## run A
## DotProduct
module DotProduct(  
  input         clock,  
  input  [7:0]  io_a_0,
  input  [7:0]  io_a_1,
  input  [7:0]  io_a_2,
  input  [7:0]  io_a_3,
  input  [7:0]  io_a_4,
  input  [7:0]  io_a_5,
  input  [7:0]  io_a_6,
  input  [7:0]  io_a_7,
  input  [7:0]  io_a_8,
  input  [7:0]  io_a_9,
  input  [7:0]  io_a_10,
  input  [7:0]  io_a_11,
  input  [7:0]  io_a_12,
  input  [7:0]  io_a_13,
  input  [7:0]  io_a_14,
  input  [7:0]  io_a_15,
  input  [7:0]  io_b_0,  
  input  [7:0]  io_b_1,  
  input  [7:0]  io_b_2,  
  input  [7:0]  io_b_3,  
  input  [7:0]  io_b_4,  
  input  [7:0]  io_b_5,  
  input  [7:0]  io_b_6,  
  input  [7:0]  io_b_7,  
  input  [7:0]  io_b_8,  
  input  [7:0]  io_b_9,  
  input  [7:0]  io_b_10,  
  input  [7:0]  io_b_11,  
  input  [7:0]  io_b_12,  
  input  [7:0]  io_b_13,  
  input  [7:0]  io_b_14,  
  input  [7:0]  io_b_15,  
  output [20:0] io_y  
);
export LEC_CHECK = 0
export CAP_MARGIN = 20
export CORE_ASPECT_RATIO = 0.71
export CORE_MARGIN = 2
export CORE_UTILIZATION = 72
export HOLD_SLACK_MARGIN = -0.09
export MAX_ROUTING_LAYER = met4
export SETUP_SLACK_MARGIN = -0.22
export SLEW_MARGIN = 20
create_clock -name core_clock -period 3.86 [get_ports {clock}]
run.sh (not shown) runs the stock make flow with config.mk's settings and CLKGATE_MAP_FILE=.
Run A -> stages 100% | layout checks FAIL | negative setup slack
--- input diff run A..run B ---
# run A
export LEC_CHECK = 0
export CAP_MARGIN = 20
export CORE_ASPECT_RATIO = 0.71
export CORE_MARGIN = 2
export CORE_UTILIZATION = 72
export HOLD_SLACK_MARGIN = -0.09
export MAX_ROUTING_LAYER = met4
export SETUP_SLACK_MARGIN = -0.22
export SLEW_MARGIN = 20
create_clock -name core_clock -period 3.86 [get_ports {clock}]
# run B
export LEC_CHECK = 0
export CAP_MARGIN = 30
export CORE_MARGIN = 2
export CORE_UTILIZATION = 72
export CTS_CLUSTER_DIAMETER = 29
export MAX_ROUTING_LAYER = met4
export SLEW_MARGIN = 20
create_clock -name core_clock -period 3.79 [get_ports {clock}]
[summary]
As far as distinct cell type count of the synthesized netlist goes, run A and run B are indistinguishable; the numbers are identical.
Compared run B against run A; count of input and output buffers within noise.
As far as post-synthesis chip area from yosys goes, run A and run B are indistinguishable; the numbers are identical.
Run B: ODB-0269 in global routing -> run aborted
Delta (run B minus run A): synthesized area neither gained nor lost much; placement row count went up about 20%; overall die area held.
Taking run A as the reference, in run B placement-stage cell area lower, starting density of the core moved down.
Run B vs run A on count of H-tree levels built during CTS: run B is the higher one.
On register bit total from synthesis, run A and run B are basically level.
Modified inputs, run C compared to run B
# run B
export LEC_CHECK = 0
export CAP_MARGIN = 30
export CORE_MARGIN = 2
export CORE_UTILIZATION = 72
export CTS_CLUSTER_DIAMETER = 29
export MAX_ROUTING_LAYER = met4
export SLEW_MARGIN = 20
create_clock -name core_clock -period 3.79 [get_ports {clock}]
# run C
export LEC_CHECK = 0
export CAP_MARGIN = 30
export CORE_MARGIN = 2
export CORE_UTILIZATION = 72
export MAX_ROUTING_LAYER = met4
export SLEW_MARGIN = 20
create_clock -name core_clock -period 3.79 [get_ports {clock}]
## What came out
Diff run B -> run C | post-CTS setup-driven buffer insertion count | down by more than a quarter
Run B and run C ended up with roughly the same maximum clock insertion buffer count.
The number of H-tree levels in run C was lower than what run B gave.
~same xor/xnor share of the synthesized area in run C and run B
Status run C: flow complete, layout not clean - negative setup slack
The synthesized cell count on run C is in line with that on run B.
Note that the CTS buffer count recorded for run C amounts to 0.50 times the value seen in run B.
Comparing run C against run B, there is no change at all in area after synthesis.
Input-level comparison between run D and run C:
# run C
export LEC_CHECK = 0
export CAP_MARGIN = 30
export CORE_MARGIN = 2
export CORE_UTILIZATION = 72
export MAX_ROUTING_LAYER = met4
export SLEW_MARGIN = 20
create_clock -name core_clock -period 3.79 [get_ports {clock}]
# run D
export LEC_CHECK = 0
export CAP_MARGIN = 30
export CORE_MARGIN = 2
export CORE_UTILIZATION = 72
export GPL_TIMING_DRIVEN = 1
export MAX_ROUTING_LAYER = met4
export SLEW_MARGIN = 10
create_clock -name core_clock -period 3.77 [get_ports {clock}]
--- outcome ---
- Ran to the end and failed final checks on negative setup slack: run D.
- [compare] base=run C new=run D: setup total negative slack -5490 ps, via count rose by 1.8%.
- From run C to run D the numbers moved as follows: core utilization went up 0.15 points; buffer-and-inverter tally for the worst setup path +3; cell count stayed essentially flat.
- Between run C and run D, part of the cycle the worst path needs increased.
- Compared with run C, run D is the more power-hungry design.
Relative to run D, the following input files were edited for run E:
# run D
export LEC_CHECK = 0
export CAP_MARGIN = 30
export CORE_MARGIN = 2
export CORE_UTILIZATION = 72
export GPL_TIMING_DRIVEN = 1
export MAX_ROUTING_LAYER = met4
export SLEW_MARGIN = 10
create_clock -name core_clock -period 3.77 [get_ports {clock}]
# run E
export LEC_CHECK = 0
export CAP_MARGIN = 30
export CORE_MARGIN = 2
export CORE_UTILIZATION = 72
export CTS_CLUSTER_DIAMETER = 270
export MAX_ROUTING_LAYER = met4
export SLEW_MARGIN = 20
create_clock -name core_clock -period 4.11 [get_ports {clock}]
### Flow results
Finished, but not clean: run E, with negative setup slack. Summary of run E over run D: power density over cell area lost 140 mW/mm^2, sequential share of power picked up an extra 1.1 points, first-iteration DRC count lost 1161, post-detailed-route wirelength per cell lost about 13%. Wire: run E routes less than run D. Cmp run E vs run D: count of non-CTS buffers in the layout lower in run E. [run E] global-route usage over all layers fell 3.0 points relative to run D.
[inputs] run F vs run E
# run E
export LEC_CHECK = 0
export CAP_MARGIN = 30
export CORE_MARGIN = 2
export CORE_UTILIZATION = 72
export CTS_CLUSTER_DIAMETER = 270
export MAX_ROUTING_LAYER = met4
export SLEW_MARGIN = 20
create_clock -name core_clock -period 4.11 [get_ports {clock}]
# run F
export LEC_CHECK = 0
export CAP_MARGIN = 30
export CORE_MARGIN = 2
export CORE_UTILIZATION = 72
export CTS_CLUSTER_DIAMETER = 381
export MAX_ROUTING_LAYER = met4
export SLEW_MARGIN = 20
create_clock -name core_clock -period 3.79 [get_ports {clock}]
### Flow results
Layout checks on run F: not met. Flow itself completed; violations: negative setup slack. Run E had finished all stages when the layout checks came back failing, citing negative setup slack. Switching power, run F vs run E: up by more than 10%. Diff run F and run E: per-cell via count in the routed design lower in run E. Run F vs run E: growth of design area from synthesis to finish up in run F. In run F relative to run E, summed area of non-filler cells in the final layout had gone up by a few percent.
Power is estimated from default activity; no workload was simulated.
